==> flow/design.v (excerpt) <==
module a_filter_approx(
    input [31:0] x_in,
    input clk,
    input [5:0] reset,
    output [31:0] y_out);
    wire [10:0] a1_1;
    wire [10:0] a1_2;
    wire [10:0] a1_3;
    wire [10:0] a1_4;
    wire [10:0] b1;
    assign a1_1 = -11'sd192;
    assign a1_2 = -11'sd1021;
    assign a1_3 = -11'sd928;
    assign a1_4 = -11'sd1010;
    assign b1 = 11'sd307;
    wire [31:0] y_1;
    wire [31:0] y_2;
    wire [31:0] y_3;
    wire [31:0] y_4;
    wire [31:0] y_5;
    fos_exact_v4 first_stage(x_in,a1_4,clk,reset[0],y_1);
    fos_exact_v3 second_stage(y_1,a1_3,b1,clk,reset[1],y_2);
    fos_exact_v2 third_stage(y_2,a1_2,clk,reset[2],y_3);
    fos_exact_v2 fourth_stage(y_3,a1_2,clk,reset[3],y_4);
    fos_exact_v1 fifth_stage(y_4,a1_1,clk,reset[4],y_5);
    fos_exact_v1 sixth_stage(y_5,a1_1,clk,reset[5],y_out);
endmodule
Size in the first run: roughly 7000 cells after synthesis, about 540 flip-flops, ~71 I/O pins, about 0.051 mm^2 of cells after synthesis.
Settings: LEC_CHECK=0, ABC_AREA=1, CAP_MARGIN=25, CELL_PAD_IN_SITES_DETAIL_PLACEMENT=1, CORE_MARGIN=2, CORE_UTILIZATION=40, CTS_CLUSTER_DIAMETER=386, GPL_ROUTABILITY_DRIVEN=1, GPL_TIMING_DRIVEN=1, HOLD_SLACK_MARGIN=0.22, MIN_ROUTING_LAYER=met1, PLACE_DENSITY_LB_ADDON=0.1, SETUP_SLACK_MARGIN=3.09, SLEW_MARGIN=20, TNS_END_PERCENT=65; clock period 14.5 ns.
run.sh (not shown) runs the stock make flow with config.mk's settings and CLKGATE_MAP_FILE=.
The first run produced a clean layout.
Change:
- CAP_MARGIN: 25 -> 20
- CELL_PAD_IN_SITES_DETAIL_PLACEMENT: 1 -> not set
- CORE_UTILIZATION: 40 -> 64
- CTS_CLUSTER_DIAMETER: 386 -> not set
- GPL_ROUTABILITY_DRIVEN: 1 -> not set
- GPL_TIMING_DRIVEN: 1 -> not set
- HOLD_SLACK_MARGIN: 0.22 -> not set
- MIN_ROUTING_LAYER: met1 -> not set
- PLACE_DENSITY_LB_ADDON: 0.1 -> not set
- SETUP_SLACK_MARGIN: 3.09 -> not set
- TNS_END_PERCENT: 65 -> not set
- clock period: 14.5 -> 6.48 ns (I/O delays scaled with it)
- The changed run produced a layout that fails on setup timing
- cell area goes up by 2.1%
- cell count shrinks by 6.0%
- synthesized area is unchanged
- global-route usage rises by 9.6 points
- flip-flop count stays the same
- worst setup slack got worse by 5.7 ns
- clock skew stays flat
- non-clock buffer count came out higher by 91
- via count goes up by 2.9%
Change:
- ABC_AREA: 1 -> not set
- CORE_UTILIZATION: 64 -> 40
- SETUP_SLACK_MARGIN: not set -> 0.4
- clock period: 6.48 -> 9.35 ns (I/O delays scaled with it)
After rerunning: This time the run completed with no timing, DRC or antenna violations. Setup slack is better by 0.91 ns. Die size went up by 38%. Wire length decreases by about 40%.
Change:
- SETUP_SLACK_MARGIN: 0.4 -> not set
What happened: Design area stays flat. Sequential share of layout area hardly moves. Non-clock buffer count drops by 3. Global-route usage barely changes. Fmax falls by 2.4%. Setup slack degrades by 0.22 ns.


alpha:
Starting RTL as in the previous note.
==> flow/config.mk <==
export PLATFORM = sky130hd
export DESIGN_NAME = a_filter_approx
export DESIGN_NICKNAME = a_filter_approx
export VERILOG_FILES = /design/flow/design.v
export SDC_FILE = /design/flow/constraint.sdc
export NUM_CORES = 4
export LEC_CHECK = 0
export ABC_AREA = 1
export CAP_MARGIN = 20
export CORE_MARGIN = 2
export CORE_UTILIZATION = 72
export CTS_CLUSTER_DIAMETER = 392
export CTS_CLUSTER_SIZE = 96
export PLACE_DENSITY = 0.39
export SLEW_MARGIN = 20
==> flow/constraint.sdc <==
create_clock -name core_clock -period 5.94 [get_ports {clk}]
set_input_delay 1.1880 -clock core_clock [delete_from_list [all_inputs] [get_ports {clk}]]
set_output_delay 1.1880 -clock core_clock [all_outputs]
set_load 0.01 [all_outputs]
Status(alpha) = ERROR, stage = global routing (5_1_grt)
### alpha -> beta
- a deleted ABC_AREA that had been 1
- a deleted CTS_CLUSTER_SIZE that had been 96
- a change of CORE_UTILIZATION from 72 to 40
- a deleted CTS_CLUSTER_DIAMETER that had been 392
- a deleted PLACE_DENSITY that had been 0.39
- a change of the clock period (ns, I/O delays scaled along) from 5.94 to 10.0
beta was carried through to the last stage, and its layout satisfied the timing, DRC and antenna checks. Synthesized area (lower): beta. From alpha to beta the numbers moved as follows: number of buffers added by the clock tree synthesis step rose by 51, die size rose by 55%, die width rose by about 24%.
Relative to beta, the following input files were edited for gamma:
- CTS_CLUSTER_DIAMETER newly set to 358
- ABC_AREA newly set to 1
- CORE_UTILIZATION changed from 40 to 72
- the clock period (ns, I/O delays scaled along) changed from 10.0 to 5.55
No final results exist for gamma, since it was stopped by error GRT-0116 during global routing (5_1_grt). | area reported by Yosys stat | gamma vs beta | 16% higher |. Sort beta and gamma by floorplan die width, ascending, and gamma comes first. Relative to beta, post-synth net total has gone up in gamma.
diff inputs: gamma => delta
- PLACE_DENSITY: unset -> 0.67
- CTS_CLUSTER_DIAMETER: 358 -> unset
- ABC_AREA: 1 -> unset
- the clock period (ns, I/O delays scaled along): 5.55 -> 7.25
### Flow results
- [flow] delta | stages: complete | final checks: fail | reason: negative setup slack
- Measured against each other, delta and gamma differ in standard-cell row count, the higher figure coming from gamma.
- As far as async set-or-reset flop fraction in the synthesized netlist goes, gamma and delta are indistinguishable; the numbers are identical.
- delta and gamma ended up with nearly the same multiplexer area fraction after synthesis.
- When delta is measured against gamma, its number of buffers inserted during clock tree synthesis turns out 1 lower.
- Comparing delta and gamma, xor/xnor cell area share of the yosys netlist is lower on gamma.
- Diff gamma -> delta | total die size | down by more than 10%
- From gamma to delta the numbers moved as follows: post-DP HPWL fell about 40%; post-synth area from yosys stat went down 0.0068 mm^2; instance count after placement with tap cells included moved down.
- Summary of the comparison: summed instance area of the synthesized netlist is lower in delta, relative to gamma.
- Going from gamma to delta, final weighted congestion in routability-driven placement shrank by more than 10%.
> inputs changed (delta -> epsilon)
- PLACE_DENSITY changed from 0.67 to 0.35
- SETUP_SLACK_MARGIN newly set to 2.35
- the clock period (ns, I/O delays scaled along) changed from 7.25 to 7.88
epsilon finished every stage and its layout cleared the timing, DRC and antenna checks.
Measured against delta, the ratio of routed vias to standard cells of epsilon comes out at 1.08 times the reference value.
Against delta as the reference, epsilon delivers a higher register-to-register slack.
Final routed wirelength across all metal layers, epsilon and delta: lower on delta


Starting RTL as in the previous note.
export LEC_CHECK = 0
export ABC_AREA = 0
export CAP_MARGIN = 20
export CORE_MARGIN = 2
export CORE_UTILIZATION = 65
export CTS_CLUSTER_SIZE = 85
export PLACE_DENSITY_LB_ADDON = 0.0
export SETUP_SLACK_MARGIN = 1.55
export SLEW_MARGIN = 20
export TNS_END_PERCENT = 5
create_clock -name core_clock -period 5.35 [get_ports {clk}]
The starting point finished but failed the layout checks on negative setup slack.
Next try:
--- a/flow/config.mk
+++ b/flow/config.mk
@@ -7,3 +7,3 @@
 export LEC_CHECK = 0
-export ABC_AREA = 0
+export ABC_AREA = 1
 export CAP_MARGIN = 20
@@ -12,5 +12,4 @@
 export CTS_CLUSTER_SIZE = 85
-export PLACE_DENSITY_LB_ADDON = 0.0
+export PLACE_DENSITY_LB_ADDON = 0.08
 export SETUP_SLACK_MARGIN = 1.55
 export SLEW_MARGIN = 20
-export TNS_END_PERCENT = 5
This time the run failed in 5_1_grt, error GRT-0232.
Die size increases by about 15%.
Synthesized cell count grows by 39%.
Area after synthesis increases by about 16%.
Next try:
--- a/flow/config.mk
+++ b/flow/config.mk
@@ -7,9 +7,5 @@
 export LEC_CHECK = 0
-export ABC_AREA = 1
 export CAP_MARGIN = 20
 export CORE_MARGIN = 2
-export CORE_UTILIZATION = 65
-export CTS_CLUSTER_SIZE = 85
-export PLACE_DENSITY_LB_ADDON = 0.08
-export SETUP_SLACK_MARGIN = 1.55
+export CORE_UTILIZATION = 43
 export SLEW_MARGIN = 20
==> flow/constraint.sdc (replaced) <==
create_clock -name core_clock -period 9.35 [get_ports {clk}]
set_input_delay 1.8700 -clock core_clock [delete_from_list [all_inputs] [get_ports {clk}]]
set_output_delay 1.8700 -clock core_clock [all_outputs]
set_load 0.01 [all_outputs]
Now the flow went through all stages and came out clean; synthesized area drops by 14%; synthesized cell count drops by 28%; die size climbs by 30%.


## run 1
Starting RTL as in the previous note.
==> flow/design.v (excerpt) <==
module a_filter_approx(
    input [31:0] x_in,
    input clk,
    input [5:0] reset,
    output [31:0] y_out);
    wire [10:0] a1_1;
    wire [10:0] a1_2;
    wire [10:0] a1_3;
    wire [10:0] a1_4;
    wire [10:0] b1;
    assign a1_1 = -11'sd192;
    assign a1_2 = -11'sd1021;
    assign a1_3 = -11'sd928;
    assign a1_4 = -11'sd1010;
    assign b1 = 11'sd307;
    wire [31:0] y_1;
    wire [31:0] y_2;
    wire [31:0] y_3;
    wire [31:0] y_4;
    wire [31:0] y_5;
    fos_exact_v4 first_stage(x_in,a1_4,clk,reset[0],y_1);
    fos_exact_v3 second_stage(y_1,a1_3,b1,clk,reset[1],y_2);
    fos_exact_v2 third_stage(y_2,a1_2,clk,reset[2],y_3);
    fos_exact_v2 fourth_stage(y_3,a1_2,clk,reset[3],y_4);
    fos_exact_v1 fifth_stage(y_4,a1_1,clk,reset[4],y_5);
    fos_exact_v1 sixth_stage(y_5,a1_1,clk,reset[5],y_out);
endmodule
clock: 14.5 ns
lec_check: 0
cap_margin: 25
core_margin: 2
core_utilization: 40
cts_cluster_diameter: 386
gpl_routability_driven: 0
gpl_timing_driven: 0
min_routing_layer: met2
slew_margin: 20
tns_end_percent: 65
[inputs] run 2 vs run 1
- clearing GPL_TIMING_DRIVEN, which used to be 0
- clearing MIN_ROUTING_LAYER, which used to be met2
- swapping 40 for 17 in CORE_UTILIZATION
- clearing TNS_END_PERCENT, which used to be 65
- swapping 25 for 20 in CAP_MARGIN
- clearing CTS_CLUSTER_DIAMETER, which used to be 386
- clearing GPL_ROUTABILITY_DRIVEN, which used to be 0
- swapping 14.5 for 14.0 in the clock period (ns, I/O delays scaled along)
### Flow results
- Synthesized cell count: run 2 vs run 1 identical
Here is what was changed in the inputs of run 3 compared with run 2.
- SETUP_SLACK_MARGIN now -0.16, previously not set
- CORE_UTILIZATION now 65, was 17
- the clock period (ns, I/O delays scaled along) now 6.87, was 14.0
- Run 2 ended up with met4 as its highest routing layer actually used; run 3 ended up with met5.
- Run 3 finished all stages; however, its layout fails the closing checks, the failures being negative setup slack.
- Run 3 ended up with a higher post-route core utilization than run 2 did.
- Compared to run 2, run 3 has worst setup slack 4660 ps lower.
- Run 3 reports its busiest layer in global routing as met2 while run 2 reports met1.
- Going from run 2 to run 3, HPWL reported at the end of detailed placement grew by a little under 10%.
#### Input delta (run 4 over run 3)
- CORE_UTILIZATION changed from 65 to 63
- SETUP_SLACK_MARGIN removed (was -0.16)
- the clock period (ns, I/O delays scaled along) changed from 6.87 to 8.15
Notes after the runs:
Finished, but not clean: run 3, with negative setup slack.
Run 4 did not stop at any stage, and its layout met the timing, DRC and antenna checks.
Diff run 3 and run 4: fraction of the core area covered by cells at the end of the flow higher in run 3
Per the comparison of run 4 with run 3, async set or reset register ratio after synthesis roughly the same; final cell count lower; global-route usage lower.
## Diff of input files: run 5 against run 4
- PLACE_DENSITY_LB_ADDON: unset -> 0.21
- CORE_UTILIZATION: 63 -> 72
- the clock period (ns, I/O delays scaled along): 8.15 -> 7.88
Notes after the runs:
- [compare] base=run 4 new=run 5: register-to-register slack decreased 340 ps, count of cell instances traversed by the critical path increased 4, final routed wirelength across all metal layers increased 3.8%, count of routing violations after the opening detailed-route iteration increased 265, number of gates resized after cts increased 15.
- The global routing usage summed across all routing layers in run 5 sits 4.3 points above the value recorded for run 4.
- More vias were needed by run 5 than by run 4.
- Run 5 vs run 4: final worst-path cycle share down in run 5
- Of run 4 and run 5, the lower amount of wire on met2 after detailed routing belongs to run 4.
- In terms of total area of sequential cells, run 4 and run 5 differ only marginally.


== the baseline ==
Starting RTL as in the previous note.
export LEC_CHECK = 0
export ABC_AREA = 1
export CAP_MARGIN = 20
export CORE_ASPECT_RATIO = 0.5
export CORE_MARGIN = 2
export CORE_UTILIZATION = 72
export CTS_CLUSTER_DIAMETER = 392
export CTS_CLUSTER_SIZE = 96
export PLACE_DENSITY = 0.39
export SETUP_SLACK_MARGIN = 2.44
export SLEW_MARGIN = 20
create_clock -name core_clock -period 9.18 [get_ports {clk}]
The baseline did not run to completion, as it errored out during global routing (5_1_grt).
#### Input delta (the candidate over the baseline)
# the baseline
export LEC_CHECK = 0
export ABC_AREA = 1
export CAP_MARGIN = 20
export CORE_ASPECT_RATIO = 0.5
export CORE_MARGIN = 2
export CORE_UTILIZATION = 72
export CTS_CLUSTER_DIAMETER = 392
export CTS_CLUSTER_SIZE = 96
export PLACE_DENSITY = 0.39
export SETUP_SLACK_MARGIN = 2.44
export SLEW_MARGIN = 20
create_clock -name core_clock -period 9.18 [get_ports {clk}]
# the candidate
export LEC_CHECK = 0
export CAP_MARGIN = 20
export CORE_MARGIN = 2
export CORE_UTILIZATION = 72
export SETUP_SLACK_MARGIN = -0.46
export SLEW_MARGIN = 20
create_clock -name core_clock -period 6.26 [get_ports {clk}]
--- outcome ---
Completing all stages was not enough for the candidate: its layout failed the final checks because of negative setup slack.
Die span in x in the candidate is about 34% below the baseline.
Number of library cell types mapped by synthesis (the candidate / the baseline): 1.3
Yosys-reported design area after synthesis went down by more than 10% going from the baseline to the candidate.
The detailed placer's ending HPWL of the candidate was superior to that of the baseline.
The lower post-place setup slack of the baseline and the candidate is in the candidate.
Summary of the candidate over the baseline: cell count after placement -about 21%, post-synth design cell area -6800 um2, final weighted congestion of routability-driven global placement -about 9%.
Compared with the baseline, the candidate shows post-cts sizing count that has gone down by more than a quarter.
Synthesized netlist cell count down 1,946 in the candidate wrt the baseline


Starting RTL as in the previous note.
Design a_filter_approx, start of the top module:
module a_filter_approx(
    input [31:0] x_in,
    input clk,
    input [5:0] reset,
    output [31:0] y_out);
    wire [10:0] a1_1;
    wire [10:0] a1_2;
    wire [10:0] a1_3;
    wire [10:0] a1_4;
    wire [10:0] b1;
    assign a1_1 = -11'sd192;
    assign a1_2 = -11'sd1021;
    assign a1_3 = -11'sd928;
    assign a1_4 = -11'sd1010;
    assign b1 = 11'sd307;
    wire [31:0] y_1;
    wire [31:0] y_2;
    wire [31:0] y_3;
    wire [31:0] y_4;
    wire [31:0] y_5;
    fos_exact_v4 first_stage(x_in,a1_4,clk,reset[0],y_1);
    fos_exact_v3 second_stage(y_1,a1_3,b1,clk,reset[1],y_2);
    fos_exact_v2 third_stage(y_2,a1_2,clk,reset[2],y_3);
    fos_exact_v2 fourth_stage(y_3,a1_2,clk,reset[3],y_4);
    fos_exact_v1 fifth_stage(y_4,a1_1,clk,reset[4],y_5);
    fos_exact_v1 sixth_stage(y_5,a1_1,clk,reset[5],y_out);
endmodule
make LEC_CHECK=0 CAP_MARGIN=20 CORE_MARGIN=2 CORE_UTILIZATION=72 PLACE_DENSITY=0.35 SETUP_SLACK_MARGIN=2.08 SLEW_MARGIN=20 finish   # period 7.25 ns
The baseline completed, yet does not pass: setup timing.
Rerun with:
--- a/flow/config.mk
+++ b/flow/config.mk
@@ -11,2 +11 @@
-export PLACE_DENSITY = 0.35
-export SETUP_SLACK_MARGIN = 2.08
+export PLACE_DENSITY = 0.77
==> flow/constraint.sdc (replaced) <==
create_clock -name core_clock -period 7.29 [get_ports {clk}]
set_input_delay 1.4580 -clock core_clock [delete_from_list [all_inputs] [get_ports {clk}]]
set_output_delay 1.4580 -clock core_clock [all_outputs]
set_load 0.01 [all_outputs]
Outcome: The changed run completed and failed the layout checks on setup timing. Sequential cell count does not change. Worst setup slack improves by 0.41 ns. Utilization falls by 7.2 points. Synthesized cell count is unchanged.
Rerun with:
--- a/flow/config.mk
+++ b/flow/config.mk
@@ -11 +11,2 @@
-export PLACE_DENSITY = 0.77
+export CTS_CLUSTER_DIAMETER = 91
+export PLACE_DENSITY = 0.4
==> flow/constraint.sdc (replaced) <==
create_clock -name core_clock -period 6.64 [get_ports {clk}]
set_input_delay 1.3280 -clock core_clock [delete_from_list [all_inputs] [get_ports {clk}]]
set_output_delay 1.3280 -clock core_clock [all_outputs]
set_load 0.01 [all_outputs]
The new run ran to the end with violations: setup timing.
Worst setup slack got worse by 0.53 ns.
Via count rises by 5.0%.
Synthesized area does not change.
Cell area came out higher by 4.1%.
Rerun with:
--- a/flow/config.mk
+++ b/flow/config.mk
@@ -11,2 +11,2 @@
-export CTS_CLUSTER_DIAMETER = 91
-export PLACE_DENSITY = 0.4
+export CTS_CLUSTER_DIAMETER = 230
+export PLACE_DENSITY_LB_ADDON = 0.21
==> flow/constraint.sdc (replaced) <==
create_clock -name core_clock -period 6.6 [get_ports {clk}]
set_input_delay 1.3200 -clock core_clock [delete_from_list [all_inputs] [get_ports {clk}]]
set_output_delay 1.3200 -clock core_clock [all_outputs]
set_load 0.01 [all_outputs]
After rerunning: The changed run finished but fails on setup timing; count of clock-buffer cells in the layout falls by 4; worst setup slack degrades by 1.7 ns; non-clock buffer count rises by 39; cell count rises by 0.61%; worst hold slack is about the same; utilization rises by 0.72 points; global-route usage rises by 1.1 points; cell area rises by 0.86%.
Rerun with:
--- a/flow/config.mk
+++ b/flow/config.mk
@@ -7,0 +8 @@
+export ABC_AREA = 1
@@ -11 +12 @@
-export CTS_CLUSTER_DIAMETER = 230
+export CTS_CLUSTER_DIAMETER = 234
==> flow/constraint.sdc (replaced) <==
create_clock -name core_clock -period 6.61 [get_ports {clk}]
set_input_delay 1.3220 -clock core_clock [delete_from_list [all_inputs] [get_ports {clk}]]
set_output_delay 1.3220 -clock core_clock [all_outputs]
set_load 0.01 [all_outputs]
The changed run finished with setup timing left.
Wire length is higher by 44%.
Setup slack is better by 1.7 ns.
Clock skew is higher by 0.0071 ns.
Critical path depth is lower by 6.
